==> 03-10 <==
==> flow/design.v <==
module alu_top (
    input clk,
    input [15:0] a,
    input [15:0] b,
    input [5:0] alufn,
    input fail,
    output reg z,
    output reg v,
    output reg n,
    output reg [15:0] out
  );
  reg [15:0] a_q;
  reg [15:0] b_q;
  reg [5:0] alufn_q;
  reg fail_q;
  wire alu_z;
  wire alu_v;
  wire alu_n;
  wire [15:0] alu_out;
  alu_13 alu (
    .a(a_q),
    .b(b_q),
    .alufn(alufn_q),
    .fail(fail_q),
    .z(alu_z),
    .v(alu_v),
    .n(alu_n),
    .out(alu_out)
  );
  always @(posedge clk) begin
    a_q <= a;
    b_q <= b;
    alufn_q <= alufn;
    fail_q <= fail;
    z <= alu_z;
    v <= alu_v;
    n <= alu_n;
    out <= alu_out;
  end
endmodule

module adder16_15 (
    input [5:0] alufn,
    input [15:0] a,
    input [15:0] b,
    output reg z,
    output reg v,
    output reg n,
    output reg [15:0] addOUT
  );
  reg [15:0] out;
  always @* begin
    out = $signed(a) + $signed(b ^ {5'h10{alufn[0+0-:1]}}) + alufn[0+0-:1];
    addOUT = out;
    z = (~|out);
    v = (a[15+0-:1] & (b[15+0-:1] ^ alufn[0+0-:1]) & ~out[15+0-:1]) | (~a[15+0-:1] & ~(b[15+0-:1] ^ alufn[0+0-:1]) & out[15+0-:1]);
    n = out[15+0-:1];
  end
endmodule
module bool16_16 (
    input [5:0] alufn,
    input [15:0] a,
    input [15:0] b,
    output reg [15:0] boolOUT
  );
  always @* begin
    case (alufn[0+3-:4])
      4'h6: begin
        boolOUT = a ^ b;
      end
      4'h8: begin
        boolOUT = a & b;
      end
      4'ha: begin
        boolOUT = a;
      end
      4'he: begin
        boolOUT = a | b;
      end
      default: begin
        boolOUT = 1'h0;
      end
    endcase
  end
endmodule
module shift16_17 (
    input [5:0] alufn,
    input [15:0] a,
    input [15:0] b,
    output reg [15:0] shiftOUT
  );
  always @* begin
    case (alufn[0+1-:2])
      2'h0: begin
        shiftOUT = a << b;
      end
      2'h1: begin
        shiftOUT = a >> b;
      end
      2'h3: begin
        shiftOUT = $signed(a) >>> $signed(b);
      end
      default: begin
        shiftOUT = a;
      end
    endcase
  end
endmodule
module cmp16_18 (
    input [5:0] alufn,
    input z,
    input v,
    input n,
    output reg [15:0] compOUT
  );
  always @* begin
    case (alufn[1+1-:2])
      2'h1: begin
        compOUT = {15'h0000, z};
      end
      2'h2: begin
        compOUT = {15'h0000, v ^ n};
      end
      2'h3: begin
        compOUT = {15'h0000, z | (v ^ n)};
      end
      default: begin
        compOUT = 1'h0;
      end
    endcase
  end
endmodule
module muldiv16_19 (
    input [5:0] alufn,
    input [15:0] a,
    input [15:0] b,
    output reg z,
    output reg v,
    output reg n,
    output reg [15:0] muldivOUT
  );
  reg [31:0] out;
  always @* begin
    case (alufn[1+1-:2])
      2'h1: begin
        out = $signed(a) * $signed(b);
        z = (~|(out[0+15-:16]));
        if (a != 1'h0 && $signed(out[0+15-:16]) / $signed(a) != $signed(b)) begin
          v = 1'h1;
        end else begin
          v = 1'h0;
        end
        n = a[15+0-:1] ^ b[15+0-:1];
      end
      2'h2: begin
        if (b == 1'h0) begin
          out = 1'h0;
          z = 1'h0;
          v = 1'h0;
          n = 1'h0;
        end else begin
          out = $signed(a) / $signed(b);
          z = (~|(out[0+15-:16]));
          n = a[15+0-:1] ^ b[15+0-:1];
          v = 1'h0;
        end
      end
      2'h3: begin
        if (b == 1'h0) begin
          out = 1'h0;
          z = 1'h0;
          v = 1'h0;
          n = 1'h0;
        end else begin
          out = a - (a / b * b);
          z = (~|(out[0+15-:16]));
          n = out[15+0-:1];
          v = 1'h0;
        end
      end
      default: begin
        out = 1'h0;
        z = 1'h0;
        v = 1'h0;
        n = 1'h0;
      end
    endcase
    muldivOUT = out[0+15-:16];
  end
endmodule
module alu_13 (
    input [15:0] a,
    input [15:0] b,
    input [5:0] alufn,
    input fail,
    output reg z,
    output reg v,
    output reg n,
    output reg [15:0] out
  );
  wire [1-1:0] M_adder16_z;
  wire [1-1:0] M_adder16_v;
  wire [1-1:0] M_adder16_n;
  wire [16-1:0] M_adder16_addOUT;
  reg [6-1:0] M_adder16_alufn;
  reg [16-1:0] M_adder16_a;
  reg [16-1:0] M_adder16_b;
  adder16_15 adder16 (
    .alufn(M_adder16_alufn),
    .a(M_adder16_a),
    .b(M_adder16_b),
    .z(M_adder16_z),
    .v(M_adder16_v),
    .n(M_adder16_n),
    .addOUT(M_adder16_addOUT)
  );
  wire [16-1:0] M_bool16_boolOUT;
  reg [6-1:0] M_bool16_alufn;
  reg [16-1:0] M_bool16_a;
  reg [16-1:0] M_bool16_b;
  bool16_16 bool16 (
    .alufn(M_bool16_alufn),
    .a(M_bool16_a),
    .b(M_bool16_b),
    .boolOUT(M_bool16_boolOUT)
  );
  wire [16-1:0] M_shift16_shiftOUT;
  reg [6-1:0] M_shift16_alufn;
  reg [16-1:0] M_shift16_a;
  reg [16-1:0] M_shift16_b;
  shift16_17 shift16 (
    .alufn(M_shift16_alufn),
    .a(M_shift16_a),
    .b(M_shift16_b),
    .shiftOUT(M_shift16_shiftOUT)
  );
  wire [16-1:0] M_cmp16_compOUT;
  reg [6-1:0] M_cmp16_alufn;
  reg [1-1:0] M_cmp16_z;
  reg [1-1:0] M_cmp16_v;
  reg [1-1:0] M_cmp16_n;
  cmp16_18 cmp16 (
    .alufn(M_cmp16_alufn),
    .z(M_cmp16_z),
    .v(M_cmp16_v),
    .n(M_cmp16_n),
    .compOUT(M_cmp16_compOUT)
  );
  wire [1-1:0] M_muldiv16_z;
  wire [1-1:0] M_muldiv16_v;
  wire [1-1:0] M_muldiv16_n;
  wire [16-1:0] M_muldiv16_muldivOUT;
  reg [6-1:0] M_muldiv16_alufn;
  reg [16-1:0] M_muldiv16_a;
  reg [16-1:0] M_muldiv16_b;
  muldiv16_19 muldiv16 (
    .alufn(M_muldiv16_alufn),
    .a(M_muldiv16_a),
    .b(M_muldiv16_b),
    .z(M_muldiv16_z),
    .v(M_muldiv16_v),
    .n(M_muldiv16_n),
    .muldivOUT(M_muldiv16_muldivOUT)
  );
  reg [15:0] outT;
  always @* begin
    M_adder16_alufn = alufn;
    M_adder16_a = a;
    M_adder16_b = b;
    z = M_adder16_z;
    v = M_adder16_v;
    n = M_adder16_n;
    M_bool16_alufn = alufn;
    M_bool16_a = a;
    M_bool16_b = b;
    M_shift16_alufn = alufn;
    M_shift16_a = a;
    M_shift16_b = b;
    M_cmp16_alufn = alufn;
    M_cmp16_z = M_adder16_z;
    M_cmp16_v = M_adder16_v;
    M_cmp16_n = M_adder16_n;
    M_muldiv16_alufn = alufn;
    M_muldiv16_a = a;
    M_muldiv16_b = b;
    case (alufn[4+1-:2])
      2'h0: begin
        if (alufn[1+1-:2] == 2'h0) begin
          outT = M_adder16_addOUT;
        end else begin
          outT = M_muldiv16_muldivOUT;
          z = M_muldiv16_z;
          v = M_muldiv16_v;
          n = M_muldiv16_n;
        end
      end
      2'h1: begin
        outT = M_bool16_boolOUT;
      end
      2'h2: begin
        outT = M_shift16_shiftOUT;
      end
      2'h3: begin
        outT = M_cmp16_compOUT;
      end
    endcase
    out = outT ^ fail;
  end
endmodule
==> flow/run.sh <==
#!/bin/bash
# the make line also repeats each setting of config.mk as NAME=value (left out here)
make -C /OpenROAD-flow-scripts/flow DESIGN_CONFIG=/design/flow/config.mk WORK_HOME=/design/flow/orfs CLKGATE_MAP_FILE= finish
==> flow/config.mk <==
export PLATFORM = sky130hd
export DESIGN_NAME = alu_top
export DESIGN_NICKNAME = alu_top
export VERILOG_FILES = /design/flow/design.v
export SDC_FILE = /design/flow/constraint.sdc
export NUM_CORES = 4
export LEC_CHECK = 0
export ABC_AREA = 1
export CAP_MARGIN = 25
export CELL_PAD_IN_SITES_DETAIL_PLACEMENT = 2
export CELL_PAD_IN_SITES_GLOBAL_PLACEMENT = 3
export CORE_ASPECT_RATIO = 1.89
export CORE_MARGIN = 2
export CORE_UTILIZATION = 27
export CTS_CLUSTER_DIAMETER = 395
export CTS_CLUSTER_SIZE = 45
export GPL_ROUTABILITY_DRIVEN = 0
export HOLD_SLACK_MARGIN = 0.01
export MAX_ROUTING_LAYER = met5
export PLACE_DENSITY_LB_ADDON = 0.16
export SLEW_MARGIN = 35
==> flow/constraint.sdc <==
create_clock -name core_clock -period 47.4 [get_ports {clk}]
set_input_delay 9.4800 -clock core_clock [delete_from_list [all_inputs] [get_ports {clk}]]
set_output_delay 9.4800 -clock core_clock [all_outputs]
set_load 0.01 [all_outputs]
==> 04-20 (differences from 03-10) <==
ABC_AREA = default   (was 1)
CAP_MARGIN = 20   (was 25)
CELL_PAD_IN_SITES_DETAIL_PLACEMENT = default   (was 2)
CELL_PAD_IN_SITES_GLOBAL_PLACEMENT = default   (was 3)
CORE_ASPECT_RATIO = default   (was 1.89)
CORE_UTILIZATION = 68   (was 27)
CTS_CLUSTER_DIAMETER = 303   (was 395)
CTS_CLUSTER_SIZE = 99   (was 45)
GPL_ROUTABILITY_DRIVEN = default   (was 0)
HOLD_SLACK_MARGIN = default   (was 0.01)
MAX_ROUTING_LAYER = default   (was met5)
PLACE_DENSITY_LB_ADDON = default   (was 0.16)
SLEW_MARGIN = 20   (was 35)
==> flow/constraint.sdc (replaced) <==
create_clock -name core_clock -period 64.1 [get_ports {clk}]
set_input_delay 12.8200 -clock core_clock [delete_from_list [all_inputs] [get_ports {clk}]]
set_output_delay 12.8200 -clock core_clock [all_outputs]
set_load 0.01 [all_outputs]
==> 07-15 (differences from 03-10) <==
CORE_MARGIN = 9   (was 2)
GPL_TIMING_DRIVEN = 0   (was default)
MAX_ROUTING_LAYER = met4   (was met5)
MIN_ROUTING_LAYER = met2   (was default)
SETUP_SLACK_MARGIN = 5.0   (was default)
SLEW_MARGIN = 10   (was 35)
==> 05-04 (differences from 03-10) <==
ABC_AREA = default   (was 1)
CAP_MARGIN = 15   (was 25)
CELL_PAD_IN_SITES_DETAIL_PLACEMENT = default   (was 2)
CELL_PAD_IN_SITES_GLOBAL_PLACEMENT = 0   (was 3)
CORE_ASPECT_RATIO = 0.94   (was 1.89)
CORE_UTILIZATION = 57   (was 27)
CTS_CLUSTER_DIAMETER = default   (was 395)
GPL_ROUTABILITY_DRIVEN = default   (was 0)
GPL_TIMING_DRIVEN = 0   (was default)
HOLD_SLACK_MARGIN = -0.09   (was 0.01)
PLACE_DENSITY = 0.91   (was default)
PLACE_DENSITY_LB_ADDON = default   (was 0.16)
SETUP_SLACK_MARGIN = -2.0   (was default)
SLEW_MARGIN = 20   (was 35)
==> comparison <==
Synthesized area: 07-15 is smaller than 04-20 (3.1%). Die size: 04-20 is lower than 07-15 (about 60%). 05-04 died in global routing (5_1_grt) with GRT-0232. 04-20 did not get past clock tree synthesis (4_1_cts) with DPL-0038. 07-15 finished with negative setup slack left. 03-10 failed in global routing (5_1_grt). Synthesized cell count is the same in 03-10 and 07-15.
